==> inputs of 04-27 <==
Design gioco, start of the top module:
module gioco(
	i_ani_stb,														 
	i_clk,															 
	i_rst,															 
	i_animate,														 
	i_dx, 															 
	i_sx,																 
	i_start,															 
	o_x1_pal, o_x2_pal,											 
	o_y1_pal, o_y2_pal,
	o_x1_nav, o_x2_nav,											 
	o_y1_nav, o_y2_nav,
	bri1,bri2,bri3,bri4,bri5,bri6,bri7,bri8,bri9,bri10, 
	ok, ko,															 
	ff_life															 
);
input i_ani_stb, i_clk, i_rst, i_animate, i_dx, i_sx, i_start;
output [9:0] o_x1_pal, o_x2_pal, o_y1_pal, o_y2_pal, o_x1_nav, o_x2_nav, o_y1_nav, o_y2_nav;
output reg bri1,bri2,bri3,bri4,bri5,bri6,bri7,bri8,bri9,bri10;
output reg ok,ko;												
output [1:0] ff_life;
wire ff_bri1, ff_bri2, ff_bri3, ff_bri4,ff_bri5, ff_bri6, ff_bri7, ff_bri8,ff_bri9, ff_bri10;
wire [9:0] ff_x_nav,ff_y_nav,ff_x_pal,ff_y_pal;	
wire ff_x_dirpal,ff_y_dirpal;							
wire [3:0] ff_brick;
wire [1:0] ff_red1,ff_red2,ff_red3,ff_red4;
  ...
Settings: LEC_CHECK=0, CAP_MARGIN=25, CELL_PAD_IN_SITES_DETAIL_PLACEMENT=2, CORE_MARGIN=2, CORE_UTILIZATION=62, CTS_CLUSTER_SIZE=21, GPL_ROUTABILITY_DRIVEN=0, HOLD_SLACK_MARGIN=0.26, MAX_ROUTING_LAYER=met4, MIN_ROUTING_LAYER=met2, PLACE_DENSITY=0.46, SETUP_SLACK_MARGIN=1.92, SLEW_MARGIN=10; clock period 14.2 ns.
run.sh (not shown) runs the stock make flow with config.mk's settings and CLKGATE_MAP_FILE=.
==> 01-17 (differences from 04-27) <==
- CAP_MARGIN: 25 -> 20
- CELL_PAD_IN_SITES_DETAIL_PLACEMENT: 2 -> default
- CORE_MARGIN: 2 -> 4
- CORE_UTILIZATION: 62 -> 68
- CTS_CLUSTER_SIZE: 21 -> default
- HOLD_SLACK_MARGIN: 0.26 -> default
- MAX_ROUTING_LAYER: met4 -> default
- PLACE_DENSITY: 0.46 -> default
- SETUP_SLACK_MARGIN: 1.92 -> default
- SLEW_MARGIN: 10 -> 20
==> flow/constraint.sdc (replaced) <==
create_clock -name core_clock -period 24.0 [get_ports {i_clk}]
set_input_delay 4.8000 -clock core_clock [delete_from_list [all_inputs] [get_ports {i_clk}]]
set_output_delay 4.8000 -clock core_clock [all_outputs]
set_load 0.01 [all_outputs]
==> 04-15 (differences from 04-27) <==
- ABC_AREA: default -> 1
- CAP_MARGIN: 25 -> 20
- CELL_PAD_IN_SITES_DETAIL_PLACEMENT: 2 -> default
- CORE_UTILIZATION: 62 -> 54
- CTS_CLUSTER_SIZE: 21 -> 98
- GPL_ROUTABILITY_DRIVEN: 0 -> default
- HOLD_SLACK_MARGIN: 0.26 -> default
- MAX_ROUTING_LAYER: met4 -> default
- MIN_ROUTING_LAYER: met2 -> default
- PLACE_DENSITY: 0.46 -> default
- SETUP_SLACK_MARGIN: 1.92 -> default
- SLEW_MARGIN: 10 -> 20
==> flow/constraint.sdc (replaced) <==
create_clock -name core_clock -period 17.0 [get_ports {i_clk}]
set_input_delay 3.4000 -clock core_clock [delete_from_list [all_inputs] [get_ports {i_clk}]]
set_output_delay 3.4000 -clock core_clock [all_outputs]
set_load 0.01 [all_outputs]
==> comparison table <==
	04-27	01-17	04-15
Top cell type's share of synthesized area	0.111	0.111	0.156
Gate count after technology mapping	2002	2002	2613
CTS hold repair buffers	-	0	0
Chip area	0.0235 mm²	0.0227 mm²	0.0285 mm²
Number of nets in the synthesized netlist	2120	2120	2731
Number of cells in the design after placement	-	2282	3201
Effective utilization at floorplan	0.632	0.702	0.548
FA/HA/MAJ Cells, Area Fraction	0.102	0.102	0.0956
CTS sink count	-	77	77
Yosys cell count	2002	2002	2613
Area after detailed placement	-	0.0149 mm²	0.0174 mm²
Buffers inserted during post-CTS setup optimization	-	0	18
Unique cell types	107	107	63
Chip Width	153 µm	151 µm	169 µm
Yosys simple share	0.310	0.310	0.446
Synth mux share	0.0252	0.0252	0
Outcome	aborted with a tool error	aborted with a tool error	complete, no violations
Failing step	detailed placement (3_5_place_dp)	global routing (5_1_grt)	-
Cell row count	54	51	60
Floorplan core area	0.0219 mm²	0.0197 mm²	0.0268 mm²
Die height	153 µm	151 µm	169 µm
Cell type with the highest aggregate area in the netlist	sky130_fd_sc_hd__dfxtp_1	sky130_fd_sc_hd__dfxtp_1	sky130_fd_sc_hd__nand2_1
CTS root buffer	-	sky130_fd_sc_hd__clkbuf_16	sky130_fd_sc_hd__clkbuf_16
Mean cell area of the mapped netlist	6.91 µm²	6.91 µm²	5.62 µm²
Maximum level of the CTS H-tree	-	3	3
Post-synthesis cell area	0.0138 mm²	0.0138 mm²	0.0147 mm²
Fraction of the yosys area taken by sequential cells	0.111	0.111	0.105
Post-synthesis chip area from yosys	0.0138 mm²	0.0138 mm²	0.0147 mm²
